`design/flow/run.sh`:
```
#!/bin/bash
# the make line also repeats each setting of config.mk as NAME=value (left out here)
make -C /OpenROAD-flow-scripts/flow DESIGN_CONFIG=/design/flow/config.mk WORK_HOME=/design/flow/orfs CLKGATE_MAP_FILE= finish
```
`design/flow/config.mk`:
```
export PLATFORM = sky130hd
export DESIGN_NAME = alu
export DESIGN_NICKNAME = alu
export VERILOG_FILES = /design/flow/design.v
export SDC_FILE = /design/flow/constraint.sdc
export NUM_CORES = 4
export LEC_CHECK = 0
export ABC_AREA = 1
export CAP_MARGIN = 20
export CELL_PAD_IN_SITES_DETAIL_PLACEMENT = 2
export CORE_ASPECT_RATIO = 0.6
export CORE_MARGIN = 2
export CORE_UTILIZATION = 69
export CTS_CLUSTER_SIZE = 73
export HOLD_SLACK_MARGIN = -0.01
export MAX_ROUTING_LAYER = met4
export MIN_ROUTING_LAYER = met1
export PLACE_DENSITY_LB_ADDON = 0.01
export SETUP_SLACK_MARGIN = -1.07
export SLEW_MARGIN = 20
```
`design/flow/constraint.sdc`:
```
create_clock -name core_clock -period 12.0 [get_ports {i_clk}]
set_input_delay 2.4000 -clock core_clock [delete_from_list [all_inputs] [get_ports {i_clk}]]
set_output_delay 2.4000 -clock core_clock [all_outputs]
set_load 0.01 [all_outputs]
```
`design/flow/design.v`:
```
module alu #(
    parameter INST_W = 4,
    parameter INT_W  = 6,
    parameter FRAC_W = 10,
    parameter DATA_W = INT_W + FRAC_W
)(
    input                      i_clk,
    input                      i_rst_n,
    input                      i_in_valid,
    output                     o_busy,
    input         [INST_W-1:0] i_inst,
    input  signed [DATA_W-1:0] i_data_a,
    input  signed [DATA_W-1:0] i_data_b,
    output                     o_out_valid,
    output        [DATA_W-1:0] o_data
);
localparam SADD = 4'd0;  
localparam SSUB = 4'd1;  
localparam SMUL = 4'd2;  
localparam SACC = 4'd3;  
localparam SOFT = 4'd4;  
localparam XOR = 4'd5;   
localparam ARSH = 4'd6;  
localparam LROT = 4'd7;  
localparam CLZ = 4'd8;   
localparam RM4 = 4'd9;   
localparam MEM_H = 16;   
integer i;
localparam RANGE1 = 6'b100000;
localparam RANGE2 = 6'b010000;
localparam RANGE3 = 6'b001000;
localparam RANGE4 = 6'b000100;
localparam RANGE5 = 6'b000010;
localparam RANGE6 = 6'b000001;
localparam WAIT = 1'b0;
localparam EXE = 1'b1;
reg signed [DATA_W-1:0] comb_result; 
reg [DATA_W-1:0] rot_result; 
reg [DATA_W-1:0] add_sub_result;
reg signed [DATA_W+3:0] acc_result20;
reg signed [DATA_W-1:0] acc_result;
reg signed [DATA_W:0] add_sub_result17;
reg [DATA_W-1:0] arsh_result;
reg [2*DATA_W-1:0] lrot_base;
reg [DATA_W-1:0] lrot_result;
reg [4:0] clz_result;
reg [12:0] rm4_result;
reg [7:0] clz8;
reg [3:0] clz4;
wire [5:0] soft_range;
reg signed [DATA_W-1:0] soft_result;
reg [DATA_W-1:0] o_data_buffer;
reg busy_buffer;
reg ovalid_buffer;
reg [INST_W-1:0] inst_buffer;
reg signed [DATA_W-1:0] data_a_buffer;
reg signed [DATA_W-1:0] data_b_buffer;
reg signed [DATA_W+3:0] acc_mem [MEM_H-1:0];     
reg cs, ns;
always @(posedge i_clk or negedge i_rst_n) begin
    if(!i_rst_n) begin
        for (i=0; i<16; i=i+1) begin
            acc_mem[i] <= 20'd0;
        end
    end
    else if (inst_buffer == SACC)begin
        acc_mem[data_a_buffer[3:0]] <= acc_result20;
    end
end
always @(posedge i_clk or negedge i_rst_n) begin
    if(!i_rst_n) begin
        cs <= WAIT;
    end
    else begin
        cs <= ns;
    end
end
always @(*) begin
    if (cs == WAIT) begin
        ns = (i_in_valid) ? EXE : WAIT;
    end
    else begin
        ns = WAIT;
    end
end
always @(posedge i_clk or negedge i_rst_n) begin
    if(!i_rst_n) begin
        busy_buffer <= 1'b0;
        ovalid_buffer <= 1'b0;
        inst_buffer <= 4'd0;
        o_data_buffer <= 16'd0;
        data_a_buffer <= 16'd0;
        data_b_buffer <= 16'd0;
    end
    else begin
        inst_buffer <= i_inst;
        o_data_buffer <= comb_result;
        data_a_buffer <= i_data_a;
        data_b_buffer <= i_data_b;
        if (cs == WAIT) begin
            busy_buffer <= (i_in_valid) ? 1'b1 : 1'b0;
            ovalid_buffer <= 1'b0;
        end
        else begin
            busy_buffer <= 1'b0;
            ovalid_buffer <= 1'b1;
        end
    end
end
assign o_data = o_data_buffer;
assign o_out_valid = ovalid_buffer;
assign o_busy = busy_buffer;
assign soft_range[5] = data_a_buffer >= 16'sh0800;                                      
assign soft_range[4] = (data_a_buffer >= 16'sh0000) && (data_a_buffer < 16'sh0800);     
assign soft_range[3] = (data_a_buffer >= 16'shfc00) && (data_a_buffer < 16'sh0000);     
assign soft_range[2] = (data_a_buffer >= 16'shf800) && (data_a_buffer < 16'shfc00);     
assign soft_range[1] = (data_a_buffer >= 16'shf400) && (data_a_buffer < 16'shf800);     
assign soft_range[0] = (data_a_buffer < 16'shf400);                                     
always @(*) begin
    comb_result = 16'd0;
    case(inst_buffer)
        SADD : begin
            comb_result = add_sub_result;
        end
        SSUB : begin
            comb_result = add_sub_result;
        end 
        SMUL : begin
            comb_result = S_mul(data_a_buffer, data_b_buffer);
        end
        SACC : begin
            comb_result = acc_result;
        end
        SOFT : begin
            comb_result = soft_result;
        end
        XOR : begin
            comb_result = data_a_buffer ^ data_b_buffer;
        end
        ARSH : begin
            comb_result = arsh_result;
        end
        LROT : begin
            comb_result = lrot_result;
        end
        CLZ : begin
            comb_result = (clz_result[4]) ? 16'h0010 : {12'b0, clz_result[3:0]};
        end
        RM4 : begin
            comb_result = {3'd0,rm4_result};
        end
    endcase
end
always @(*) begin
    acc_result20 = (acc_mem[data_a_buffer[3:0]] + data_b_buffer);
    if (acc_result20 > 20'sh07fff) begin
        acc_result = 16'h7fff;
    end
    else if (acc_result20 < 20'shf8000) begin
        acc_result = 16'h8000;
    end
    else begin
        acc_result = acc_result20[DATA_W-1:0];
    end
end
always @(*) begin
    add_sub_result17 = (inst_buffer[0]) ? (data_a_buffer - data_b_buffer) : (data_a_buffer + data_b_buffer);
    if (!add_sub_result17[DATA_W]) begin  
        add_sub_result = (add_sub_result17 > 17'sh07fff) ? 16'h7fff : add_sub_result17[DATA_W-1:0];  
    end
    else begin   
        add_sub_result = (add_sub_result17 < 17'sh18000) ? 16'h8000 : add_sub_result17[DATA_W-1:0];
    end
end
always @(*) begin
    soft_result = 16'd0;
    case (soft_range)
        RANGE1 : begin               
            soft_result = data_a_buffer;                                                                     
        end 
        RANGE2 : begin                           
            soft_result = dev3($signed({data_a_buffer, 1'b0}) + 18'sh00800);     
        end
        RANGE3 : begin
            soft_result = dev3($signed(({data_a_buffer[DATA_W-1], data_a_buffer})) + 18'sh00800);          
        end
        RANGE4 : begin
            soft_result = dev9($signed({data_a_buffer, 1'b0}) + 18'sh01400);     
        end
        RANGE5 : begin
            soft_result = dev9($signed({data_a_buffer[DATA_W-1], data_a_buffer}) + 18'sh00c00);          
        end
        RANGE6 : begin
            soft_result = 16'd0;                                                                     
        end
    endcase
end
always @(*) begin
    arsh_result = data_a_buffer >>> data_b_buffer[4:0];
end
always @(*) begin
    lrot_base = {2{data_a_buffer}};
    lrot_result = lrot_base[(5'd16-data_b_buffer[4:0])+:DATA_W];
end
always @(*) begin
    clz_result[4] = (~|data_a_buffer);
    clz_result[3] = (~|data_a_buffer[15:8]);
    clz8 = (clz_result[3]) ? data_a_buffer[7:0] : data_a_buffer[15:8];
    clz_result[2] = (~|clz8[7:4]);
    clz4 = (clz_result[2]) ? clz8[3:0] : clz8[7:4];
    clz_result[1] = (~|clz4[3:2]);
    clz_result[0] = (clz_result[1]) ? ~clz4[1] : ~clz4[3];
end
always @(*) begin
    for (i=0; i<13; i=i+1) begin
        rm4_result[i] = data_a_buffer[i+:4] == data_b_buffer[(15-i)-:4];
    end
end
function automatic [DATA_W-1:0] S_mul;
    input signed [DATA_W-1:0] data_a;
    input signed [DATA_W-1:0] data_b;
    reg signed [2*DATA_W-1:0] mul_result;
    begin
        mul_result = data_a * data_b;
        if (!mul_result[2*DATA_W-1]) begin
            if (mul_result > 32'sh01fffc00) begin
                S_mul = 16'h7fff;  
            end
            else begin
                S_mul = (mul_result[9]) ? mul_result[25:10] + 16'sd1 : mul_result[25:10];   
            end
        end
        else begin
            if (mul_result < 32'shfe000000) begin
                S_mul = 16'h8000;   
            end
            else begin
                S_mul = (mul_result[9]) ? mul_result[25:10] + 16'sd1 : mul_result[25:10];   
            end
        end
    end
endfunction
localparam EXT_BIT = 10;
function automatic [DATA_W-1:0] dev3;
    input signed [17:0] devident;        
    reg signed [EXT_BIT+17:0] ext_devident;
    reg signed [EXT_BIT+17:0] Q0;
    reg signed [EXT_BIT+17:0] Q1;
    reg signed [EXT_BIT+17:0] Q2;
    reg signed [EXT_BIT+17:0] Q3, Q3_plus1;
    begin
        ext_devident = {devident, 10'b0};            
        Q0 = ((ext_devident >> 2) + ext_devident) >> 2;
        Q1 = (Q0 + ext_devident) >> 1;
        Q2 = ((Q1 >> 6) + Q1);
        Q3 = ((Q2 >> 12) + Q2) >> 1;
        Q3_plus1 = Q3 + $signed({18'h00001,10'b0});   
        dev3 = (Q3[EXT_BIT-1]) ? Q3_plus1[EXT_BIT+15:EXT_BIT] : Q3[EXT_BIT+15:EXT_BIT];
    end
endfunction
function automatic [DATA_W-1:0] dev9;
    input signed [17:0] devident;
    reg signed [EXT_BIT+17:0] ext_devident;
    reg signed [EXT_BIT+17:0] Q0;
    reg signed [EXT_BIT+17:0] Q1;
    reg signed [EXT_BIT+17:0] Q2;
    reg signed [EXT_BIT+17:0] Q3, Q3_plus1;
    begin
        ext_devident = {devident, 10'b0};    
        Q0 = ((ext_devident >> 1) + ext_devident) >> 1;
        Q1 = (Q0 + ext_devident) >> 1;
        Q2 = ((Q1 >> 6) + Q1);
        Q3 = ((Q2 >> 12) + Q2) >> 3;
        Q3_plus1 = Q3 + $signed({18'h00001,10'b0});   
        dev9 = (Q3[EXT_BIT-1]) ? Q3_plus1[EXT_BIT+15:EXT_BIT] : Q3[EXT_BIT+15:EXT_BIT];
    end
endfunction
endmodule
```
==> flow_summary_export.csv, run 1 <==
group,metric,value,unit
synthesis,yosysCellCount,5889,
synthesis,async_reset_ff_share,100,%
synthesis,syn_avg_cell_area,7.27,sq um
synthesis,edf_count,0,
synthesis,ys_seq_share,21.9,%
synthesis,ys_sh_mux,0.0467,%
synthesis,ys_top_cells_by_area,"dfrtp_1 22%, nand2_1 13%, fa_1 13%",
synthesis,syn_inst,5889,
place,io_buffer_count,56,
synthesis,yosys.cell_types.count,76,
synthesis,logic_family,"adder cells",
synthesis,ys_ff,374,
floorplan,core-area,61100,sq um
synthesis,xor_area_share,5.53,%
floorplan,num_rows,70,
floorplan,die_y,197,um
synthesis,synth.top_cell.area_share,21.9,%
outcome,firstError,"Error: detail_place.tcl, 38 bad optional access",
synthesis,ys_sh_aoi,15.5,%
outcome,stop_stage,"detailed placement (3_5_place_dp)",
synthesis,synthesis.nets,6607,
outcome,status,"stopped before the end",
floorplan,chipArea,64100,sq um
floorplan,fp-utilization,70.1,%
floorplan,boundaryPins,57,
floorplan,die_w,326,um
synthesis,ys_sh_adder,24.6,%
synthesis,ys_chip_area,42800,sq um
synthesis,synthTopCellsByCount,"1,510 x nand2_1, 916 x inv_1, 502 x o21ai_0",
place,gp_congestion,1.14,
synthesis,yosysWarnings,2,
synthesis,flop_cell,"dfrtp_1",
synthesis,yosys.area_share.simple,22.6,%
synthesis,largest_area_cell,"dfrtp_1",
synthesis,syn_area,42800,sq um
synthesis,most_common_cell,"nand2_1",
[per-stage QoR]
stage	worst slack, ns	hold WS [ns]	cells	cell area, sq um
floorplan	3.98	0.435	5889	42800
global placement	2.60	0.385	6688	44500
==> inputs of run 2 (changes only) <==
ABC_AREA = unset   (was 1)
CELL_PAD_IN_SITES_DETAIL_PLACEMENT = unset   (was 2)
CORE_ASPECT_RATIO = unset   (was 0.6)
CORE_UTILIZATION = 72   (was 69)
CTS_CLUSTER_DIAMETER = 307   (was unset)
CTS_CLUSTER_SIZE = 46   (was 73)
HOLD_SLACK_MARGIN = -0.09   (was -0.01)
MIN_ROUTING_LAYER = unset   (was met1)
PLACE_DENSITY_LB_ADDON = unset   (was 0.01)
SETUP_SLACK_MARGIN = 0.37   (was -1.07)
TNS_END_PERCENT = 40   (was unset)
clock period = 3.09 ns   (was 12.0 ns; I/O delays follow)
==> run 2 against run 1 <==
Effect of this change:
- the flow stops in clock tree synthesis (4_1_cts)
- area after synthesis fell by 3.9%
- die area fell by 7.9%
- synthesized cell count fell by 18%
==> flow_summary_export.csv, run 2 <==
group,metric,value,unit
outcome,status,"stopped before the end",
outcome,stop_stage,"clock tree synthesis (4_1_cts)",
outcome,firstError,"[ERROR DPL-0033] detailed placement checks failed during check placement.",
synthesis,ys_sh_adder,25.6,%
synthesis,ys_sh_aoi,20.1,%
synthesis,synthesis.nets,5564,
synthesis,yosys.area_share.simple,15.3,%
place,place_ws,-6.67,ns
synthesis,logic_family,"adder cells",
synthesis,flop_cell,"dfrtp_1",
floorplan,core-area,56500,sq um
floorplan,num_rows,87,
floorplan,die_w,243,um
synthesis,synthTopCellsByCount,"620 x nand2_1, 457 x o21ai_0, 455 x inv_1",
floorplan,boundaryPins,57,
synthesis,most_common_cell,"nand2_1",
synthesis,yosys.cell_types.count,100,
synthesis,ys_ff,374,
synthesis,largest_area_cell,"dfrtp_1",
place,dpl_cell_area,51900,sq um
synthesis,edf_count,0,
synthesis,synth.top_cell.area_share,22.7,%
synthesis,ys_seq_share,22.7,%
floorplan,chipArea,59100,sq um
synthesis,ys_top_cells_by_area,"dfrtp_1 23%, fa_1 13%, ha_1 12%",
synthesis,syn_inst,4846,
synthesis,syn_area,41200,sq um
synthesis,ys_chip_area,41200,sq um
floorplan,die_y,243,um
synthesis,ys_sh_mux,2.03,%
synthesis,syn_avg_cell_area,8.49,sq um
synthesis,yosysCellCount,4846,
place,gp_congestion,1.22,
synthesis,xor_area_share,7.91,%
synthesis,yosysWarnings,2,
floorplan,fp-utilization,72.8,%
place,io_buffer_count,56,
synthesis,async_reset_ff_share,100,%
place,place_hpwl,130,mm
run 2: stage by stage:
stage | util, % | std cells
after floorplan | - | 4846
after detailed placement | 91.8 | 6700
after global placement | 91.8 | 6700
==> inputs of run 3 (changes only) <==
CAP_MARGIN = 30   (was 20)
CELL_PAD_IN_SITES_DETAIL_PLACEMENT = 1   (was unset)
CELL_PAD_IN_SITES_GLOBAL_PLACEMENT = 2   (was unset)
CORE_ASPECT_RATIO = 0.68   (was unset)
CORE_UTILIZATION = 40   (was 72)
CTS_CLUSTER_DIAMETER = unset   (was 307)
CTS_CLUSTER_SIZE = 48   (was 46)
GPL_ROUTABILITY_DRIVEN = 0   (was unset)
GPL_TIMING_DRIVEN = 0   (was unset)
HOLD_SLACK_MARGIN = unset   (was -0.09)
SETUP_SLACK_MARGIN = 1.19   (was 0.37)
SLEW_MARGIN = 10   (was 20)
TNS_END_PERCENT = 80   (was 40)
clock period = 6.05 ns   (was 3.09 ns; I/O delays follow)
==> run 3 against run 2 <==
Effect of this change:
- the layout now fails its checks (setup timing)
- area after synthesis is the same
- synthesized cell count stayed put
- die area grew 79%
==> flow_summary_export.csv, run 3 <==
group,metric,value,unit
outcome,status,"complete, but fails checks",
outcome,so.violations,"setup timing",
global_route,first_global_vias,39400,
setup_path,path_depth,51,
place,place_ws,-6.54,ns
setup_path,worst-path-buf-inv,3,
synthesis,syn_inst,4846,
routing,wl_per_cell,28.6,um
global_route,track_usage,36.4,%
floorplan,die_w,393,um
final_timing,final-setup-viol-count,36,
final_timing,holdWs,0.418,ns
synthesis,largest_area_cell,"dfrtp_1",
global_route,grt_pass1_wl,273,mm
synthesis,async_reset_ff_share,100,%
synthesis,ys_sh_mux,2.03,%
setup_path,cp-end-kind,"flop",
synthesis,synthTopCellsByCount,"620 x nand2_1, 457 x o21ai_0, 455 x inv_1",
floorplan,core-area,101000,sq um
final_timing,tns,-61.37,ns
synthesis,synthesis.nets,5564,
synthesis,logic_family,"adder cells",
setup_path,rr_startpoint,"data_a_buffer[2]",
setup_path,cp.required,6.52,ns
routing,drc_errors,0,
hold_path,hold_end,"ovalid_buffer",
setup_path,crit_type,"flop to flop",
routing,routed_wl,191,mm
job,warning_count,59,
synthesis,ys_chip_area,41200,sq um
synthesis,ys_top_cells_by_area,"dfrtp_1 23%, fa_1 13%, ha_1 12%",
clocking,cts_buffers,43,
global_route,overflow,0,
synthesis,xor_area_share,7.91,%
final_timing,tightest_slew,1.09,ns
clocking,clk_pin_slew_worst_paths,0.06,ns
synthesis,yosys.cell_types.count,100,
setup_path,critPathMostFrequentCell,"nor2b_1",
clocking,cts-root-buf,"clkbuf_16",
synthesis,yosysCellCount,4846,
setup_path,crit_start,"data_a_buffer[2]",
clocking,worstSkewPairLatency,0.62,ns
synthesis,ys_ff,374,
final_timing,layout_setup_ws,-4.06,ns
setup_path,cpLargestDelayFamily,"AND-OR/OR-AND gates",
setup_path,slowest_stage,"dfrtp_4",
clocking,clockBufferDepth,3,
setup_path,r2r_setup_slack,-4.06,ns
clocking,htreeDepth,2,
synthesis,yosys.area_share.simple,15.3,%
setup_path,r2r_cells,51,
synthesis,syn_area,41200,sq um
finish,areaGrowthSynthToFinish,24.8,%
finish,final_nets,5976,
job,drv_cap,0,
setup_path,slowest_delay,0.55,ns
place,io_buffer_count,56,
final_timing,finalClockSkew,0.0311,ns
floorplan,fp-utilization,40.6,%
finish,design_area,51300,sq um
place,dpl_cell_area,44200,sq um
routing,drt_first_pass_iters,8,
place,place_hpwl,146,mm
synthesis,ys_sh_adder,25.6,%
synthesis,ys_sh_aoi,20.1,%
hold_path,whs_path_depth,0,
synthesis,syn_avg_cell_area,8.49,sq um
floorplan,boundaryPins,57,
routing,drtAntennaViolNets,0,
setup_path,start_kind,"flop",
final_timing,finalClockPeriodUsage,167,%
synthesis,edf_count,0,
synthesis,flop_cell,"dfrtp_1",
clocking,ctsHoldBuffers,0,
clocking,cts_sinks,374,
floorplan,num_rows,96,
final_timing,post-route-min-period,10.11,ns
setup_path,worstPathMaxFanout,7,
hold_path,hold_class,"flop to flop",
final_timing,finalHoldViolCount,0,
floorplan,chipArea,106000,sq um
routing,avgViaCountPerCell,5.99,
hold_path,min_from,"busy_buffer",
setup_path,endpoint,"o_data_buffer[6]",
routing,via_count,39900,
setup_path,reg2reg_to,"o_data_buffer[6]",
clocking,cts_tree,"built",
synthesis,most_common_cell,"nand2_1",
final_timing,slew_violations,0,
synthesis,ys_seq_share,22.7,%
synthesis,yosysWarnings,2,
global_route,antenna_found_initial,8,
final_timing,max_slew_margin,27.6,%
routing,drt_first_iter_violations,4484,
global_route,grt_max_degree,108,
final_timing,fmax,98.9,MHz
floorplan,die_y,269,um
final_timing,rsz0062_at_grt,"true",
finish,fin_util,50.6,%
setup_path,worstPathArrival,10.58,ns
synthesis,synth.top_cell.area_share,22.7,%
run 3: final cells by class:
| type | instances | area, sq um |
|---|---|---|
| Antenna cell | 2 | 5.00 |
| Buffer | 221 | 1280 |
| Clock buffer | 66 | 1290 |
| Clock inverter | 12 | 195 |
| Fill cell | 11800 | 50000 |
| Inverter | 460 | 1760 |
| Multi-Input combinational cell | 3791 | 32400 |
| Sequential cell | 374 | 9400 |
| Tap cell | 1372 | 1720 |
| Timing Repair Buffer | 367 | 3300 |
run 3: metal layers:
layer  wire length (um)  global-route usage (%)  part of all wire (%)
met1              93800                    56.6                    49
met4               4280                    7.49                   2.2
met3              19400                    8.06                    10
met2              73500                    46.9                    38
met5                  0                       -                     0
run 3: timing repair:
item,4_1_cts,5_1_grt
gates cloned,0,0
gates resized,556,219
endpoints found under the setup margin,336,292
pin swaps,216,196
buffers inserted,192,77
run 3: metrics by stage:
step                      instances
after floorplan                4846
after global placement         6274
after detailed placement       6306
after CTS                      6576
after global routing           6664
final                          6665
==> inputs of run 4 (changes only) <==
CAP_MARGIN = 20   (was 30)
CELL_PAD_IN_SITES_DETAIL_PLACEMENT = unset   (was 1)
CELL_PAD_IN_SITES_GLOBAL_PLACEMENT = unset   (was 2)
CORE_ASPECT_RATIO = unset   (was 0.68)
CORE_UTILIZATION = 59   (was 40)
CTS_CLUSTER_SIZE = unset   (was 48)
GPL_ROUTABILITY_DRIVEN = unset   (was 0)
GPL_TIMING_DRIVEN = unset   (was 0)
MAX_ROUTING_LAYER = unset   (was met4)
SETUP_SLACK_MARGIN = unset   (was 1.19)
SLEW_MARGIN = 20   (was 10)
TNS_END_PERCENT = unset   (was 80)
clock period = 3.6 ns   (was 6.05 ns; I/O delays follow)
==> run 4 against run 3 <==
Effect of this change:
- the layout still fails its checks (setup timing)
- register-to-register slack worse by 2.1 ns
- clock-buffer cell count is 16 lower
- synthesized cell count stayed put
- hold slack worse by 0.23 ns
- setup slack worse by 2.1 ns
- first-iteration DRC count is 14% higher
- core utilization is 31 points higher
- cell area is 9.8% higher
- routed wire length is 16% lower
- maximum frequency is 3.8% higher
- via count is 8.8% higher
- critical path type unchanged
- critical endpoint is now o_data_buffer[9]
- highest routed layer is now met5
==> flow_summary_export.csv, run 4 <==
group,metric,value,unit
final_timing,rsz0062_at_grt,"true",
floorplan,die_w,268,um
routing,drc_errors,0,
setup_path,start_kind,"flop",
synthesis,syn_inst,4846,
job,drv_cap,0,
clocking,cts_sinks,374,
synthesis,xor_area_share,7.91,%
synthesis,yosys.area_share.simple,15.3,%
final_timing,finalClockPeriodUsage,270,%
setup_path,slowest_stage,"a222oi_1",
routing,via_count,43400,
clocking,cts-root-buf,"clkbuf_16",
floorplan,num_rows,96,
synthesis,flop_cell,"dfrtp_1",
place,place_hpwl,119,mm
synthesis,synthTopCellsByCount,"620 x nand2_1, 457 x o21ai_0, 455 x inv_1",
outcome,so.violations,"setup timing",
final_timing,slew_violations,0,
routing,avgViaCountPerCell,6.14,
setup_path,rr_startpoint,"data_a_buffer[2]",
final_timing,holdWs,0.190,ns
global_route,first_global_vias,43100,
finish,seq_area,9370,sq um
outcome,status,"complete, but fails checks",
global_route,grt_pass1_wl,238,mm
final_timing,layout_setup_ws,-6.14,ns
floorplan,core-area,68800,sq um
clocking,worstSkewPairLatency,0.56,ns
setup_path,cpLargestDelayFamily,"AND-OR/OR-AND gates",
setup_path,r2r_cells,50,
floorplan,chipArea,71900,sq um
synthesis,ys_sh_mux,2.03,%
setup_path,reg2reg_to,"o_data_buffer[9]",
final_timing,final-setup-viol-count,320,
global_route,grt_max_degree,93,
clocking,cts_tree,"built",
synthesis,edf_count,0,
clocking,ctsHoldBuffers,0,
setup_path,critPathMostFrequentCell,"a21oi_2",
finish,fillerInstances,4345,
synthesis,logic_family,"adder cells",
final_timing,post-route-min-period,9.74,ns
synthesis,yosysWarnings,2,
floorplan,die_y,268,um
floorplan,boundaryPins,57,
synthesis,ys_seq_share,22.7,%
job,warning_count,56,
synthesis,ys_sh_adder,25.6,%
synthesis,ys_top_cells_by_area,"dfrtp_1 23%, fa_1 13%, ha_1 12%",
global_route,track_usage,42.9,%
place,gp_congestion,1.05,
setup_path,crit_type,"flop to flop",
finish,comb_area,31400,sq um
routing,wl_per_cell,22.7,um
setup_path,cp.required,4.02,ns
final_timing,fmax,103,MHz
place,dp.cells,6875,
setup_path,worstPathArrival,10.16,ns
setup_path,worstPathMaxFanout,4,
routing,drtAntennaViolNets,0,
floorplan,fp-utilization,59.8,%
setup_path,crit_start,"data_a_buffer[2]",
clocking,htreeDepth,2,
routing,routed_wl,161,mm
synthesis,ys_ff,374,
clocking,clk_pin_slew_worst_paths,0.07,ns
final_timing,finalClockSkew,0.0227,ns
synthesis,ys_chip_area,41200,sq um
setup_path,r2r_setup_slack,-6.14,ns
setup_path,worst-path-buf-inv,7,
routing,drt_first_iter_violations,5114,
clocking,clockBufferDepth,3,
setup_path,path_depth,50,
synthesis,synth.top_cell.area_share,22.7,%
synthesis,largest_area_cell,"dfrtp_1",
setup_path,cp-end-kind,"flop",
place,io_buffer_count,56,
finish,final_nets,6838,
clocking,cts_buffers,36,
synthesis,syn_avg_cell_area,8.49,sq um
routing,antenna-diode-count,0,
synthesis,yosysCellCount,4846,
synthesis,async_reset_ff_share,100,%
setup_path,slowest_delay,0.58,ns
global_route,overflow,0,
hold_path,hold_class,"input port to async pin",
final_timing,tightest_slew,0.895,ns
synthesis,most_common_cell,"nand2_1",
synthesis,synthesis.nets,5564,
synthesis,ys_sh_aoi,20.1,%
setup_path,endpoint,"o_data_buffer[9]",
final_timing,max_slew_margin,39.8,%
final_timing,finalHoldViolCount,0,
global_route,antenna_found_initial,3,
synthesis,syn_area,41200,sq um
routing,drt_first_pass_iters,10,
synthesis,yosys.cell_types.count,100,
finish,areaGrowthSynthToFinish,36.9,%
finish,finalNonFillerCells,7078,
-- run 4: per-layer routing --
layer / vias to the layer above / global-route usage (%) / part of all wire, %
met1: 20900 / 54.5 / 37
met4: 4 / 23.2 / 7.1
met5: - / 0 / 0.0087
met3: 714 / 9.50 / 11
li1: 19400 / - / -
met2: 2499 / 68.3 / 45
-- run 4: metrics by stage --
step | TNS [ns] | setup slack (ns) | cell area (sq um) | utilization, %
after floorplan | -320.43 | -5.39 | 41500 | -
after global placement | -463.76 | -5.82 | 52000 | 75.6
after detailed placement | -486.23 | -6.31 | 52000 | 75.6
after CTS | -337.27 | -5.76 | 54700 | 79.5
after global routing | -442.02 | -6.37 | 56400 | 81.9
final | -381.54 | -6.14 | 56400 | 81.9
-- run 4: area by class of cell --
type                       count  share of cell area, %
tap                          931                   2.07
inverter                     460                   3.08
sequential                   374                   16.6
clock buffer                  50                   1.83
multi-input combinational   3791                   55.7
clock inverter                15                  0.309
timing repair buffer        1457                   20.4
-- run 4: what timing repair did --
item	CTS	global route
setup buffers	81	66
endpoints found under the setup margin	320	320
gates resized	209	285
cloned	0	1
pin swaps	119	218
endpoints found under the hold margin	0	0
==> inputs of run 5 (changes only) <==
ABC_AREA = 0   (was unset)
CAP_MARGIN = 5   (was 20)
CELL_PAD_IN_SITES_GLOBAL_PLACEMENT = 2   (was unset)
CORE_ASPECT_RATIO = 1.43   (was unset)
CORE_MARGIN = 8   (was 2)
CORE_UTILIZATION = 36   (was 59)
CTS_CLUSTER_DIAMETER = 335   (was unset)
GPL_ROUTABILITY_DRIVEN = 1   (was unset)
GPL_TIMING_DRIVEN = 1   (was unset)
MAX_ROUTING_LAYER = met4   (was unset)
MIN_ROUTING_LAYER = met2   (was unset)
PLACE_DENSITY_LB_ADDON = 0.12   (was unset)
SETUP_SLACK_MARGIN = -0.48   (was unset)
SLEW_MARGIN = 25   (was 20)
TNS_END_PERCENT = 40   (was unset)
clock period = 7.58 ns   (was 3.6 ns; I/O delays follow)
==> run 5 against run 4 <==
Effect of this change:
- still fails the layout checks on setup timing
- hold slack gained 0.22 ns
- sequential share of layout area grew 0.52 points
- highest routed layer is now met4
- via count grew 30%
- sequential cell count is the same
- routed wire length grew 19%
- clock-buffer cell count grew 7
- register-to-register slack gained 4.3 ns
==> flow_summary_export.csv, run 5 <==
group,metric,value,unit
place,dpl_cell_area,51800,sq um
floorplan,die_w,299,um
synthesis,ys_sh_adder,25.6,%
synthesis,synth.top_cell.area_share,22.7,%
synthesis,logic_family,"adder cells",
setup_path,slowest_stage,"o21ai_4",
place,dp.cells,7304,
synthesis,xor_area_share,7.91,%
synthesis,largest_area_cell,"dfrtp_1",
hold_path,min_from,"busy_buffer",
floorplan,boundaryPins,57,
job,warning_count,62,
global_route,antenna_found_initial,0,
synthesis,synthesis.nets,5564,
setup_path,worstPathArrival,9.94,ns
clocking,ctsHoldBuffers,0,
routing,drtAntennaViolNets,0,
setup_path,rr_startpoint,"data_a_buffer[1]",
setup_path,start_kind,"flop",
global_route,first_global_vias,61200,
setup_path,crit_start,"data_a_buffer[1]",
synthesis,ys_ff,374,
routing,drt_first_pass_iters,9,
finish,areaGrowthSynthToFinish,32.9,%
final_timing,max_slew_margin,28.3,%
setup_path,cp-end-kind,"flop",
clocking,clockBufferDepth,3,
synthesis,yosysWarnings,2,
setup_path,reg2reg_to,"o_data_buffer[9]",
final_timing,finalHoldViolCount,0,
setup_path,endpoint,"o_data_buffer[9]",
final_timing,fmax,106,MHz
routing,drc_errors,0,
synthesis,ys_sh_aoi,20.1,%
synthesis,ys_chip_area,41200,sq um
final_timing,post-route-min-period,9.42,ns
global_route,overflow,0,
finish,finalNonFillerCells,7447,
global_route,grt_pass1_wl,274,mm
synthesis,yosys.area_share.simple,15.3,%
synthesis,ys_top_cells_by_area,"dfrtp_1 23%, fa_1 13%, ha_1 12%",
synthesis,async_reset_ff_share,100,%
floorplan,chipArea,126000,sq um
routing,avgViaCountPerCell,7.60,
hold_path,whs_path_depth,0,
synthesis,most_common_cell,"nand2_1",
job,drv_cap,0,
synthesis,ys_sh_mux,2.03,%
setup_path,r2r_cells,48,
finish,final_nets,6623,
final_timing,layout_setup_ws,-1.84,ns
setup_path,cpLargestDelayFamily,"AND-OR/OR-AND gates",
setup_path,cp.required,8.10,ns
finish,fillerInstances,11400,
hold_path,hold_end,"ovalid_buffer",
final_timing,finalClockPeriodUsage,124,%
synthesis,flop_cell,"dfrtp_1",
setup_path,slowest_delay,0.44,ns
clocking,htreeDepth,2,
setup_path,path_depth,48,
global_route,grt_max_degree,155,
setup_path,r2r_setup_slack,-1.84,ns
final_timing,slew_violations,0,
clocking,cts-root-buf,"clkbuf_16",
setup_path,worst-path-buf-inv,4,
routing,via_count,56600,
clocking,cts_tree,"built",
setup_path,crit_type,"flop to flop",
clocking,cts_buffers,41,
synthesis,edf_count,0,
global_route,track_usage,46.4,%
floorplan,core-area,114000,sq um
setup_path,worstPathMaxFanout,4,
synthesis,ys_seq_share,22.7,%
outcome,so.violations,"setup timing",
final_timing,finalClockSkew,0.0919,ns
synthesis,syn_area,41200,sq um
outcome,status,"complete, but fails checks",
clocking,clk_pin_slew_worst_paths,0.08,ns
synthesis,syn_inst,4846,
clocking,worstSkewPairLatency,0.66,ns
floorplan,die_y,420,um
routing,routed_wl,190,mm
final_timing,final-setup-viol-count,16,
synthesis,yosysCellCount,4846,
place,io_buffer_count,56,
place,gp_congestion,1.14,
finish,fin_util,48.1,%
synthesis,synthTopCellsByCount,"620 x nand2_1, 457 x o21ai_0, 455 x inv_1",
final_timing,rsz0062_at_grt,"true",
place,place_hpwl,150,mm
floorplan,num_rows,148,
routing,wl_per_cell,25.6,um
hold_path,hold_class,"flop to flop",
finish,design_area,54700,sq um
routing,drt_first_iter_violations,10700,
floorplan,fp-utilization,36.2,%
final_timing,tightest_slew,1.07,ns
synthesis,syn_avg_cell_area,8.49,sq um
synthesis,yosys.cell_types.count,100,
clocking,cts_sinks,374,
run 5: per-layer routing:
layer / track usage (%) / part of all wire (%) / vias to the layer above
met5: - / 0 / -
met4: 15.9 / 15 / 0
met3: 48.6 / 34 / 2045
met2: 59.3 / 52 / 15900
met1: - / 0 / 19900
li1: - / - / 18800
run 5: layout make-up:
type | instances | area (sq um) | area share, %
timing repair buffer | 1237 | 9810 | 17.9
inverter | 460 | 1730 | 3.17
multi-input combinational | 3791 | 30500 | 55.8
clock buffer | 57 | 1180 | 2.15
clock inverter | 17 | 185 | 0.339
antenna | 11 | 27.5 | 0.0503
sequential | 374 | 9370 | 17.1
tap | 1500 | 1880 | 3.43
run 5: timing repair:
item	CTS	global route
setup buffers	44	21
cloned	0	0
resized	125	84
pin swaps	98	81
endpoints found under the setup margin	16	16
run 5: per-stage QoR:
stage	setup TNS, ns	hold slack, ns	setup slack, ns
final	-25.52	0.409	-1.84
after global routing	-34.74	0.440	-2.35
after CTS	-23.52	0.411	-1.71
after detailed placement	-38.17	0.397	-2.83
after global placement	-36.14	0.390	-2.78
after floorplan	-18.79	0.435	-1.41
==> inputs of run 6 (changes only) <==
ABC_AREA = unset   (was 0)
CAP_MARGIN = 20   (was 5)
CELL_PAD_IN_SITES_DETAIL_PLACEMENT = 0   (was unset)
CELL_PAD_IN_SITES_GLOBAL_PLACEMENT = unset   (was 2)
CORE_ASPECT_RATIO = 0.76   (was 1.43)
CORE_MARGIN = 2   (was 8)
CORE_UTILIZATION = 38   (was 36)
CTS_CLUSTER_DIAMETER = unset   (was 335)
GPL_ROUTABILITY_DRIVEN = unset   (was 1)
GPL_TIMING_DRIVEN = unset   (was 1)
MAX_ROUTING_LAYER = unset   (was met4)
MIN_ROUTING_LAYER = unset   (was met2)
PLACE_DENSITY_LB_ADDON = unset   (was 0.12)
SETUP_SLACK_MARGIN = -0.18   (was -0.48)
SLEW_MARGIN = 20   (was 25)
TNS_END_PERCENT = 75   (was 40)
clock period = 15.8 ns   (was 7.58 ns; I/O delays follow)
==> run 6 against run 5 <==
Effect of this change:
- the run now finishes clean
- global-route usage down 21 points
- synthesized cell count is the same
- non-clock buffer count is 1079 lower
- sequential share of layout area rose by 3.7 points
- maximum frequency shrank 20%
- area after synthesis stayed put
- clock-buffer cell count is 11 higher
- register-to-register slack gained 5.8 ns
- critical path type unchanged
- routed wire length decreased by 25%
- setup slack better by 5.8 ns
==> flow_summary_export.csv, run 6 <==
group,metric,value,unit
synthesis,yosysWarnings,2,
floorplan,chipArea,111000,sq um
setup_path,reg2reg_to,"o_data_buffer[12]",
clocking,cts-root-buf,"clkbuf_16",
routing,drt_first_iter_violations,3687,
synthesis,most_common_cell,"nand2_1",
hold_path,hold_end,"ovalid_buffer",
global_route,antenna_found_initial,3,
synthesis,xor_area_share,7.91,%
final_timing,slew_violations,0,
clocking,htreeDepth,2,
final_timing,finalClockPeriodUsage,74.8,%
setup_path,crit_start,"data_a_buffer[10]",
setup_path,cpLargestDelayFamily,"AND-OR/OR-AND gates",
global_route,first_global_vias,34500,
clocking,cts_buffers,43,
routing,drt_first_pass_iters,7,
synthesis,largest_area_cell,"dfrtp_1",
place,place_hpwl,104,mm
hold_path,min_from,"busy_buffer",
setup_path,worstPathArrival,12.28,ns
hold_path,whs_path_depth,0,
floorplan,die_y,291,um
final_timing,fmax,84.6,MHz
floorplan,die_w,381,um
synthesis,ys_top_cells_by_area,"dfrtp_1 23%, fa_1 13%, ha_1 12%",
final_timing,finalClockSkew,0.0665,ns
clocking,clk_pin_slew_worst_paths,0.08,ns
synthesis,synthesis.nets,5564,
synthesis,syn_area,41200,sq um
setup_path,r2r_cells,43,
synthesis,yosys.area_share.simple,15.3,%
global_route,track_usage,25.5,%
global_route,grt_pass1_wl,218,mm
finish,final_nets,5546,
job,drv_cap,0,
synthesis,ys_sh_adder,25.6,%
final_timing,post-route-min-period,11.82,ns
global_route,grt_max_degree,179,
synthesis,yosysCellCount,4846,
final_timing,tightest_slew,1.24,ns
place,io_buffer_count,56,
finish,comb_area,29300,sq um
final_timing,final-setup-viol-count,0,
synthesis,syn_inst,4846,
synthesis,ys_seq_share,22.7,%
floorplan,num_rows,105,
clocking,ctsHoldBuffers,0,
setup_path,cp-end-kind,"flop",
final_timing,tns,0,ns
synthesis,yosys.cell_types.count,100,
place,dp.cells,6226,
final_timing,max_slew_margin,15.2,%
synthesis,ys_ff,374,
floorplan,fp-utilization,38.2,%
setup_path,cp.required,16.25,ns
synthesis,synth.top_cell.area_share,22.7,%
synthesis,flop_cell,"dfrtp_1",
synthesis,ys_chip_area,41200,sq um
clocking,cts_tree,"built",
clocking,clockBufferDepth,3,
finish,fillerInstances,10700,
setup_path,critPathMostFrequentCell,"ha_1",
clocking,worstSkewPairLatency,0.66,ns
setup_path,worst-path-buf-inv,3,
setup_path,path_depth,43,
routing,drtAntennaViolNets,0,
setup_path,endpoint,"o_data_buffer[12]",
clocking,cts_sinks,374,
finish,seq_area,9360,sq um
setup_path,crit_type,"flop to flop",
global_route,overflow,0,
setup_path,rr_startpoint,"data_a_buffer[10]",
routing,via_count,35900,
finish,finalNonFillerCells,6305,
clocking,postCtsSetupBuffers,0,
setup_path,slowest_delay,0.84,ns
synthesis,ys_sh_aoi,20.1,%
synthesis,ys_sh_mux,2.03,%
job,warning_count,54,
routing,routed_wl,143,mm
routing,antenna-diode-count,0,
floorplan,core-area,108000,sq um
outcome,status,"finished clean",
setup_path,r2r_setup_slack,3.98,ns
setup_path,worstPathMaxFanout,40,
synthesis,synthTopCellsByCount,"620 x nand2_1, 457 x o21ai_0, 455 x inv_1",
synthesis,logic_family,"adder cells",
floorplan,boundaryPins,57,
synthesis,async_reset_ff_share,100,%
routing,wl_per_cell,22.7,um
routing,drc_errors,0,
routing,avgViaCountPerCell,5.69,
synthesis,edf_count,0,
clocking,cts-resized-gates,0,
finish,areaGrowthSynthToFinish,9.28,%
final_timing,finalHoldViolCount,0,
place,gp_congestion,1.03,
hold_path,hold_class,"flop to flop",
setup_path,slowest_stage,"ha_1",
setup_path,start_kind,"flop",
synthesis,syn_avg_cell_area,8.49,sq um
final_timing,rsz0062_at_grt,"false",
[run 6: cell type report]
type	count	area share [%]
clock inverter	10	0.273
timing repair buffer	158	3.03
multi-input combinational	3791	65.1
clock buffer	68	2.89
tap	1444	4.02
inverter	460	3.84
sequential	374	20.8
[run 6: metrics by stage]
step,area (sq um),hold WS [ns],worst slack (ns),utilization (%)
CTS,44900,0.406,4.21,41.8
detailed placement,43500,0.393,4.26,40.4
global placement,43500,0.388,4.52,40.4
global route,45000,0.424,3.19,41.8
floorplan,41200,0.435,5.96,-
finish,45000,0.401,3.98,41.8
[run 6: metal layers]
| layer | up-vias | global-route usage, % | wire length (um) |
|---|---|---|---|
| li1 | 16800 | - | - |
| met1 | 17600 | 40.0 | 69700 |
| met2 | 1392 | 35.2 | 56200 |
| met3 | 173 | 5.41 | 13900 |
| met4 | 4 | 5.92 | 3500 |
| met5 | - | 0 | 25 |
==> inputs of run 7 (changes only) <==
CELL_PAD_IN_SITES_DETAIL_PLACEMENT = unset   (was 0)
CORE_ASPECT_RATIO = unset   (was 0.76)
CORE_UTILIZATION = 70   (was 38)
CTS_CLUSTER_SIZE = 46   (was unset)
SETUP_SLACK_MARGIN = 0.15   (was -0.18)
TNS_END_PERCENT = unset   (was 75)
clock period = 3.09 ns   (was 15.8 ns; I/O delays follow)
==> run 7 against run 6 <==
Effect of this change:
- the flow now stops in global routing (5_1_grt)
- area after synthesis unchanged
- synthesized cell count unchanged
- die area shrank 45%
==> flow_summary_export.csv, run 7 <==
group,metric,value,unit
synthesis,edf_count,0,
synthesis,syn_avg_cell_area,8.49,sq um
synthesis,flop_cell,"dfrtp_1",
synthesis,largest_area_cell,"dfrtp_1",
synthesis,synth.top_cell.area_share,22.7,%
place,gp_congestion,1.10,
synthesis,yosys.area_share.simple,15.3,%
place,io_buffer_count,56,
synthesis,xor_area_share,7.91,%
outcome,firstError,"[ERROR GRT-0116] Global routing finished with congestion. Check the congestion regions in the DRC Viewer.",
synthesis,synthesis.nets,5564,
clocking,ctsHoldBuffers,0,
synthesis,most_common_cell,"nand2_1",
synthesis,ys_chip_area,41200,sq um
floorplan,die_y,246,um
clocking,cts_buffers,36,
global_route,track_usage,86.7,%
synthesis,syn_inst,4846,
clocking,cts-root-buf,"clkbuf_16",
clocking,cts_sinks,374,
floorplan,core-area,57900,sq um
place,place_ws,-6.46,ns
synthesis,syn_area,41200,sq um
synthesis,yosysWarnings,2,
clocking,clockBufferDepth,3,
synthesis,yosysCellCount,4846,
floorplan,num_rows,88,
floorplan,die_w,246,um
synthesis,ys_sh_mux,2.03,%
synthesis,yosys.cell_types.count,100,
synthesis,ys_sh_adder,25.6,%
synthesis,ys_top_cells_by_area,"dfrtp_1 23%, fa_1 13%, ha_1 12%",
synthesis,ys_ff,374,
outcome,stop_stage,"global routing (5_1_grt)",
synthesis,synthTopCellsByCount,"620 x nand2_1, 457 x o21ai_0, 455 x inv_1",
synthesis,logic_family,"adder cells",
place,place_hpwl,132,mm
floorplan,chipArea,60700,sq um
synthesis,ys_seq_share,22.7,%
outcome,status,"stopped before the end",
floorplan,boundaryPins,57,
synthesis,ys_sh_aoi,20.1,%
clocking,htreeDepth,2,
floorplan,fp-utilization,71.1,%
global_route,overflow,439,
synthesis,async_reset_ff_share,100,%
-- run 7: layer usage --
layer / track usage, % / overflow
met1: 84.4 / 18
met2: 98.1 / 207
met3: 79.4 / 36
met4: 85.9 / 176
met5: 57.5 / 2
-- run 7: metrics by stage --
stage / cells / cell area (sq um) / util [%] / setup TNS (ns) / hold WS [ns]
4_1_cts: 6824 / 54100 / 93.5 / -745.10 / 0.129
3_3_place_gp: 6701 / 51800 / 89.5 / -640.83 / 0.390
3_5_place_dp: 6701 / 51800 / 89.5 / -695.90 / 0.398
2_1_floorplan: 4846 / 41500 / - / -485.01 / 0.322
-- run 7: repair_timing --
| item | CTS |
|---|---|
| setup buffers | 57 |
| pin swaps | 116 |
| hold endpoints to repair | 0 |
| endpoints found under the setup margin | 336 |
| resized | 152 |
==> inputs of run 8 (changes only) <==
ABC_AREA = 1   (was unset)
CORE_ASPECT_RATIO = 0.5   (was unset)
CORE_UTILIZATION = 69   (was 70)
CTS_CLUSTER_DIAMETER = 372   (was unset)
CTS_CLUSTER_SIZE = 99   (was 46)
PLACE_DENSITY = 0.35   (was unset)
SETUP_SLACK_MARGIN = unset   (was 0.15)
TNS_END_PERCENT = 10   (was unset)
clock period = 5.55 ns   (was 3.09 ns; I/O delays follow)
==> run 8 against run 7 <==
Effect of this change:
- the run again fails in global routing (5_1_grt)
- area after synthesis grew 4.1%
- synthesized cell count grew 22%
- die area grew 5.7%
==> flow_summary_export.csv, run 8 <==
group,metric,value,unit
synthesis,most_common_cell,"nand2_1",
clocking,cts-root-buf,"clkbuf_16",
synthesis,ys_sh_adder,24.6,%
place,gp_congestion,1.17,
floorplan,boundaryPins,57,
synthesis,yosys.area_share.simple,22.6,%
synthesis,flop_cell,"dfrtp_1",
synthesis,yosysCellCount,5889,
synthesis,edf_count,0,
outcome,status,"stopped before the end",
synthesis,syn_inst,5889,
floorplan,die_w,356,um
synthesis,ys_seq_share,21.9,%
synthesis,synth.top_cell.area_share,21.9,%
synthesis,synthesis.nets,6607,
synthesis,ys_chip_area,42800,sq um
clocking,htreeDepth,1,
synthesis,largest_area_cell,"dfrtp_1",
floorplan,die_y,180,um
synthesis,async_reset_ff_share,100,%
place,place_hpwl,132,mm
synthesis,ys_sh_aoi,15.5,%
global_route,overflow,124,
floorplan,num_rows,64,
synthesis,logic_family,"adder cells",
synthesis,syn_avg_cell_area,7.27,sq um
clocking,cts_buffers,7,
clocking,clockBufferDepth,3,
place,place_ws,-2.82,ns
synthesis,ys_sh_mux,0.0467,%
synthesis,ys_ff,374,
synthesis,ys_top_cells_by_area,"dfrtp_1 22%, nand2_1 13%, fa_1 13%",
floorplan,core-area,61300,sq um
place,io_buffer_count,56,
floorplan,chipArea,64200,sq um
synthesis,xor_area_share,5.53,%
synthesis,yosys.cell_types.count,76,
outcome,firstError,"[ERROR GRT-0232] Routing congestion too high. Check the congestion heatmap in the GUI.",
global_route,track_usage,77.5,%
synthesis,synthTopCellsByCount,"1,510 x nand2_1, 916 x inv_1, 502 x o21ai_0",
clocking,cts_sinks,374,
floorplan,fp-utilization,69.9,%
outcome,stop_stage,"global routing (5_1_grt)",
place,dpl_cell_area,53000,sq um
synthesis,syn_area,42800,sq um
synthesis,yosysWarnings,2,
[run 8: layer usage]
layer  GRT usage (%)  GRT overflow
met1            78.0             4
met2            92.5            59
met3            65.2             4
met4            71.4            56
met5            45.2             1
[run 8: metrics by stage]
step                      util [%]  cells
after CTS                     88.3   7819
after floorplan                  -   5889
after global placement        86.3   7766
after detailed placement      86.5   7769
[run 8: what timing repair did]
item | CTS
endpoints found under the setup margin | 49
gates resized | 135
hold buffers | 0
pin swaps | 90
buffers inserted | 42
==> inputs of run 9 (changes only) <==
ABC_AREA = 0   (was 1)
CAP_MARGIN = 5   (was 20)
CORE_ASPECT_RATIO = unset   (was 0.5)
CORE_UTILIZATION = 72   (was 69)
CTS_CLUSTER_DIAMETER = 335   (was 372)
CTS_CLUSTER_SIZE = unset   (was 99)
GPL_ROUTABILITY_DRIVEN = 1   (was unset)
GPL_TIMING_DRIVEN = 1   (was unset)
MAX_ROUTING_LAYER = met4   (was unset)
MIN_ROUTING_LAYER = met1   (was unset)
PLACE_DENSITY = 0.66   (was 0.35)
SETUP_SLACK_MARGIN = 2.59   (was unset)
TNS_END_PERCENT = 5   (was 10)
clock period = 8.77 ns   (was 5.55 ns; I/O delays follow)
==> run 9 against run 8 <==
Effect of this change:
- the layout now fails its checks (setup timing)
- synthesized cell count decreased by 18%
- die area decreased by 8.0%
- area after synthesis decreased by 3.9%
==> flow_summary_export.csv, run 9 <==
group,metric,value,unit
final_timing,tns,-18.28,ns
floorplan,die_w,243,um
setup_path,start_kind,"flop",
synthesis,edf_count,0,
routing,routed_wl,176,mm
synthesis,syn_inst,4846,
finish,final_nets,6089,
clocking,htreeDepth,2,
final_timing,finalHoldViolCount,0,
setup_path,crit_type,"flop to flop",
setup_path,reg2reg_to,"o_data_buffer[6]",
synthesis,ys_ff,374,
hold_path,min_from,"busy_buffer",
synthesis,ys_sh_adder,25.6,%
synthesis,synth.top_cell.area_share,22.7,%
routing,drc_errors,0,
synthesis,xor_area_share,7.91,%
final_timing,post-route-min-period,10.29,ns
synthesis,async_reset_ff_share,100,%
hold_path,hold_end,"ovalid_buffer",
synthesis,synthesis.nets,5564,
job,warning_count,62,
final_timing,finalClockSkew,0.0249,ns
setup_path,path_depth,39,
hold_path,hold_class,"flop to flop",
finish,areaGrowthSynthToFinish,20.8,%
synthesis,logic_family,"adder cells",
clocking,cts_buffers,36,
outcome,so.violations,"setup timing",
setup_path,cp-end-kind,"flop",
floorplan,chipArea,59100,sq um
routing,drtAntennaViolNets,0,
global_route,track_usage,55.2,%
floorplan,boundaryPins,57,
synthesis,yosys.area_share.simple,15.3,%
final_timing,rsz0062_at_grt,"true",
synthesis,synthTopCellsByCount,"620 x nand2_1, 457 x o21ai_0, 455 x inv_1",
global_route,overflow,0,
setup_path,cp.required,9.24,ns
global_route,grt_max_degree,179,
setup_path,worstPathArrival,10.75,ns
clocking,cts-root-buf,"clkbuf_16",
setup_path,worst-path-buf-inv,2,
synthesis,syn_area,41200,sq um
place,place_hpwl,114,mm
routing,drt_first_pass_iters,12,
global_route,grt_pass1_wl,244,mm
synthesis,most_common_cell,"nand2_1",
setup_path,rr_startpoint,"data_a_buffer[9]",
setup_path,worstPathMaxFanout,23,
outcome,status,"complete, but fails checks",
synthesis,ys_chip_area,41200,sq um
routing,via_count,45100,
final_timing,final-setup-viol-count,16,
synthesis,yosys.cell_types.count,100,
hold_path,whs_path_depth,0,
finish,fin_util,88.0,%
synthesis,ys_top_cells_by_area,"dfrtp_1 23%, fa_1 13%, ha_1 12%",
synthesis,flop_cell,"dfrtp_1",
place,place_ws,-0.904,ns
global_route,antenna_found_initial,15,
routing,drt_first_iter_violations,7434,
synthesis,ys_sh_aoi,20.1,%
clocking,worstSkewPairLatency,0.58,ns
setup_path,endpoint,"o_data_buffer[6]",
synthesis,largest_area_cell,"dfrtp_1",
routing,wl_per_cell,28.5,um
synthesis,yosysWarnings,2,
setup_path,cpLargestDelayFamily,"AND-OR/OR-AND gates",
clocking,cts_tree,"built",
final_timing,fmax,97.2,MHz
setup_path,slowest_stage,"xnor2_1",
synthesis,ys_seq_share,22.7,%
place,gp_congestion,1.09,
synthesis,syn_avg_cell_area,8.49,sq um
final_timing,layout_setup_ws,-1.52,ns
synthesis,yosysCellCount,4846,
floorplan,num_rows,87,
final_timing,finalClockPeriodUsage,117,%
routing,avgViaCountPerCell,7.30,
clocking,ctsHoldBuffers,0,
setup_path,critPathMostFrequentCell,"ha_1",
final_timing,slew_violations,0,
final_timing,tightest_slew,1.43,ns
setup_path,r2r_cells,39,
clocking,cts_sinks,374,
global_route,first_global_vias,43500,
setup_path,crit_start,"data_a_buffer[9]",
place,io_buffer_count,56,
setup_path,r2r_setup_slack,-1.52,ns
job,drv_cap,0,
clocking,clockBufferDepth,3,
floorplan,die_y,243,um
floorplan,fp-utilization,72.8,%
synthesis,ys_sh_mux,2.03,%
final_timing,max_slew_margin,4.88,%
setup_path,slowest_delay,1.05,ns
clocking,clk_pin_slew_worst_paths,0.08,ns
floorplan,core-area,56500,sq um
-- run 9: routing by layer --
metal | global-route usage (%) | part of all wire, % | routed length [um] | up-vias
met3 | 20.1 | 17 | 29300 | 1901
met5 | - | 0 | 0 | -
li1 | - | - | - | 17900
met1 | 63.5 | 31 | 55300 | 20600
met2 | 79.6 | 40 | 70900 | 4721
met4 | 39.7 | 11 | 20100 | 0
-- run 9: layout make-up --
class                   count  area (sq um)
multi-input cells        3791         30700
flip-flops and latches    374          9360
fillers                  2623          6770
repair buffers            708          5630
inverters                 460          1730
clock buffers              50          1040
well taps                 756           946
clock inverters            15           231
diodes                     18          45.0
-- run 9: through the flow --
step                instances  hold slack [ns]  cell area [sq um]
floorplan                4846            0.435              41400
global route             6171            0.435              49700
CTS                      6103            0.411              48400
detailed placement       6007            0.396              46500
finish                   6172            0.410              49700
global placement         6007            0.383              46500
-- run 9: what timing repair did --
| action | CTS | global route |
|---|---|---|
| pin swaps | 58 | 168 |
| endpoints found under the setup margin | 18 | 142 |
| buffers inserted | 31 | 51 |
| gates cloned | 0 | 0 |
| gates resized | 78 | 196 |
==> inputs of run 10 (changes only) <==
ABC_AREA = unset   (was 0)
CAP_MARGIN = 20   (was 5)
CTS_CLUSTER_DIAMETER = 295   (was 335)
GPL_ROUTABILITY_DRIVEN = unset   (was 1)
GPL_TIMING_DRIVEN = unset   (was 1)
MAX_ROUTING_LAYER = unset   (was met4)
MIN_ROUTING_LAYER = unset   (was met1)
PLACE_DENSITY = unset   (was 0.66)
SETUP_SLACK_MARGIN = 0.91   (was 2.59)
TNS_END_PERCENT = unset   (was 5)
clock period = 6.77 ns   (was 8.77 ns; I/O delays follow)
==> run 10 against run 9 <==
Effect of this change:
- the run now fails in global routing (5_1_grt)
- synthesized cell count is the same
- area after synthesis did not move
- die area unchanged
==> flow_summary_export.csv, run 10 <==
group,metric,value,unit
outcome,status,"stopped before the end",
outcome,stop_stage,"global routing (5_1_grt)",
outcome,firstError,"[ERROR GRT-0116] Global routing finished with congestion. Check the congestion regions in the DRC Viewer.",
floorplan,chipArea,59100,sq um
synthesis,ys_sh_aoi,20.1,%
synthesis,ys_top_cells_by_area,"dfrtp_1 23%, fa_1 13%, ha_1 12%",
global_route,track_usage,77.6,%
place,place_ws,-2.70,ns
synthesis,synth.top_cell.area_share,22.7,%
synthesis,ys_ff,374,
place,gp_congestion,1.15,
synthesis,syn_avg_cell_area,8.49,sq um
synthesis,synthesis.nets,5564,
clocking,cts_sinks,374,
global_route,overflow,105,
place,place_hpwl,123,mm
floorplan,boundaryPins,57,
synthesis,yosysWarnings,2,
synthesis,largest_area_cell,"dfrtp_1",
place,dp.cells,6455,
synthesis,logic_family,"adder cells",
synthesis,flop_cell,"dfrtp_1",
synthesis,async_reset_ff_share,100,%
floorplan,num_rows,87,
synthesis,edf_count,0,
floorplan,core-area,56500,sq um
floorplan,fp-utilization,72.8,%
clocking,clockBufferDepth,3,
synthesis,ys_chip_area,41200,sq um
clocking,cts-root-buf,"clkbuf_16",
synthesis,ys_sh_mux,2.03,%
synthesis,yosys.cell_types.count,100,
synthesis,synthTopCellsByCount,"620 x nand2_1, 457 x o21ai_0, 455 x inv_1",
synthesis,ys_seq_share,22.7,%
synthesis,xor_area_share,7.91,%
clocking,htreeDepth,2,
synthesis,syn_inst,4846,
place,io_buffer_count,56,
floorplan,die_w,243,um
synthesis,most_common_cell,"nand2_1",
clocking,ctsHoldBuffers,0,
synthesis,yosys.area_share.simple,15.3,%
clocking,cts_buffers,37,
floorplan,die_y,243,um
synthesis,ys_sh_adder,25.6,%
synthesis,yosysCellCount,4846,
synthesis,syn_area,41200,sq um
## run 10: metal layers
metal	track usage [%]	overflow
met2	95.3	47
met5	26.6	0
met1	76.7	0
met3	62.5	2
met4	77.9	56
## run 10: metrics by stage
| step | util, % | TNS (ns) | instance area (sq um) |
|---|---|---|---|
| after CTS | 94.0 | -33.35 | 53100 |
| after floorplan | - | -31.65 | 41500 |
| after global placement | 88.4 | -33.11 | 49900 |
| after detailed placement | 88.4 | -40.05 | 49900 |
## run 10: repair_timing
action / CTS
setup endpoints to repair: 63
resized: 221
setup buffers: 123
pin swaps: 195
==> inputs of run 11 (changes only) <==
ABC_AREA = 0   (was unset)
CAP_MARGIN = 5   (was 20)
CELL_PAD_IN_SITES_GLOBAL_PLACEMENT = 1   (was unset)
CORE_ASPECT_RATIO = 1.43   (was unset)
CORE_MARGIN = 8   (was 2)
CORE_UTILIZATION = 36   (was 72)
CTS_CLUSTER_DIAMETER = 335   (was 295)
GPL_ROUTABILITY_DRIVEN = 1   (was unset)
GPL_TIMING_DRIVEN = 1   (was unset)
MAX_ROUTING_LAYER = met4   (was unset)
MIN_ROUTING_LAYER = met1   (was unset)
PLACE_DENSITY_LB_ADDON = 0.27   (was unset)
SETUP_SLACK_MARGIN = -0.48   (was 0.91)
SLEW_MARGIN = 10   (was 20)
TNS_END_PERCENT = 40   (was unset)
clock period = 7.58 ns   (was 6.77 ns; I/O delays follow)
==> run 11 against run 10 <==
Effect of this change:
- now fails the layout checks on setup timing
- die area increased by 110%
- area after synthesis unchanged
- synthesized cell count unchanged
==> flow_summary_export.csv, run 11 <==
group,metric,value,unit
outcome,status,"complete, but fails checks",
outcome,so.violations,"setup timing",
setup_path,crit_type,"flop to flop",
global_route,grtUsageMet2,48.5,%
synthesis,largest_area_cell,"dfrtp_1",
place,place_ws,-2.03,ns
clocking,clk_pin_slew_worst_paths,0.06,ns
clocking,cts_buffers,45,
synthesis,synthesis.nets,5564,
setup_path,crit_start,"data_a_buffer[2]",
routing,routed_wl,166,mm
final_timing,rsz0062_at_grt,"true",
synthesis,ys_chip_area,41200,sq um
setup_path,cp-end-kind,"flop",
floorplan,fp-utilization,36.2,%
final_timing,finalClockPeriodUsage,122,%
finish,final_nets,6566,
setup_path,slowest_delay,0.41,ns
setup_path,cp.required,8.05,ns
synthesis,yosysWarnings,2,
final_timing,finalClockSkew,0.0371,ns
synthesis,async_reset_ff_share,100,%
clocking,cts-root-buf,"clkbuf_16",
clocking,worstSkewPairLatency,0.63,ns
routing,via_count,39700,
routing,drc_errors,0,
clocking,ctsHoldBuffers,0,
floorplan,boundaryPins,57,
setup_path,critPathMostFrequentCell,"nor2_1",
setup_path,rr_startpoint,"data_a_buffer[2]",
finish,areaGrowthSynthToFinish,31.3,%
setup_path,slowest_stage,"dfrtp_2",
global_route,first_global_vias,41600,
place,dp.cells,7225,
synthesis,syn_inst,4846,
global_route,grt_max_degree,160,
synthesis,ys_sh_aoi,20.1,%
global_route,grt_pass1_wl,250,mm
final_timing,max_slew_margin,22.9,%
global_route,antenna_found_initial,1,
synthesis,synth.top_cell.area_share,22.7,%
synthesis,ys_ff,374,
setup_path,worstPathArrival,9.68,ns
final_timing,fmax,109,MHz
synthesis,yosys.cell_types.count,100,
synthesis,yosysCellCount,4846,
routing,wl_per_cell,22.5,um
finish,design_area,54000,sq um
place,dpl_cell_area,51100,sq um
floorplan,num_rows,148,
synthesis,flop_cell,"dfrtp_1",
routing,drtAntennaViolNets,0,
synthesis,yosys.area_share.simple,15.3,%
synthesis,syn_avg_cell_area,8.49,sq um
global_route,grt_busiest_layer,"met2",
setup_path,r2r_cells,53,
floorplan,core-area,114000,sq um
final_timing,slew_violations,0,
hold_path,min_from,"busy_buffer",
routing,drt_first_iter_violations,2305,
hold_path,hold_class,"flop to flop",
finish,finalNonFillerCells,7382,
synthesis,ys_seq_share,22.7,%
setup_path,r2r_setup_slack,-1.63,ns
setup_path,cpLargestDelayFamily,"AND-OR/OR-AND gates",
setup_path,path_depth,53,
clocking,clockBufferDepth,3,
global_route,overflow,0,
global_route,met3_usage,3.00,%
clocking,cts_sinks,374,
routing,drt_first_pass_iters,7,
synthesis,logic_family,"adder cells",
final_timing,post-route-min-period,9.21,ns
clocking,htreeDepth,2,
floorplan,die_w,299,um
synthesis,ys_top_cells_by_area,"dfrtp_1 23%, fa_1 13%, ha_1 12%",
synthesis,syn_area,41200,sq um
synthesis,xor_area_share,7.91,%
synthesis,ys_sh_adder,25.6,%
clocking,cts_tree,"built",
synthesis,ys_sh_mux,2.03,%
job,warning_count,58,
hold_path,whs_path_depth,0,
final_timing,layout_setup_ws,-1.63,ns
synthesis,most_common_cell,"nand2_1",
synthesis,edf_count,0,
global_route,grt_use_met1,27.0,%
setup_path,start_kind,"flop",
place,io_buffer_count,56,
final_timing,final-setup-viol-count,16,
floorplan,die_y,420,um
final_timing,finalHoldViolCount,0,
job,drv_cap,0,
place,gp_congestion,1.02,
setup_path,endpoint,"o_data_buffer[8]",
setup_path,worstPathMaxFanout,4,
synthesis,synthTopCellsByCount,"620 x nand2_1, 457 x o21ai_0, 455 x inv_1",
routing,antenna-diode-count,0,
floorplan,chipArea,126000,sq um
setup_path,reg2reg_to,"o_data_buffer[8]",
global_route,track_usage,26.7,%
setup_path,worst-path-buf-inv,4,
final_timing,tightest_slew,1.14,ns
routing,avgViaCountPerCell,5.37,
hold_path,hold_end,"ovalid_buffer",
place,place_hpwl,132,mm
## run 11: per-layer routing
| metal | up-vias | wire [um] |
|---|---|---|
| li1 | 18800 | - |
| met1 | 19300 | 59500 |
| met2 | 1027 | 85900 |
| met3 | 499 | 6710 |
| met4 | 0 | 14000 |
| met5 | - | 0 |
## run 11: area by class of cell
cell class              count  area [sq um]
clock inverters            19           181
multi-input cells        3791         30300
flip-flops and latches    374          9370
inverters                 460          1730
well taps                1500          1880
repair buffers           1176          9240
clock buffers              62          1280
fillers                 11300         59700
## run 11: timing repair
item | 4_1_cts | 5_1_grt
endpoints found under the hold margin | 0 | 0
pin swaps | 123 | 89
endpoints found under the setup margin | 16 | 16
buffers inserted | 62 | 17
resized | 118 | 47
## run 11: per-stage QoR
stage	hold WS [ns]	utilization (%)	setup TNS, ns
2_1_floorplan	0.435	-	-18.79
3_3_place_gp	0.388	45.0	-26.23
3_5_place_dp	0.389	45.0	-28.36
4_1_cts	0.403	47.2	-21.96
5_1_grt	0.437	47.5	-32.08
6_report	0.397	47.5	-23.51
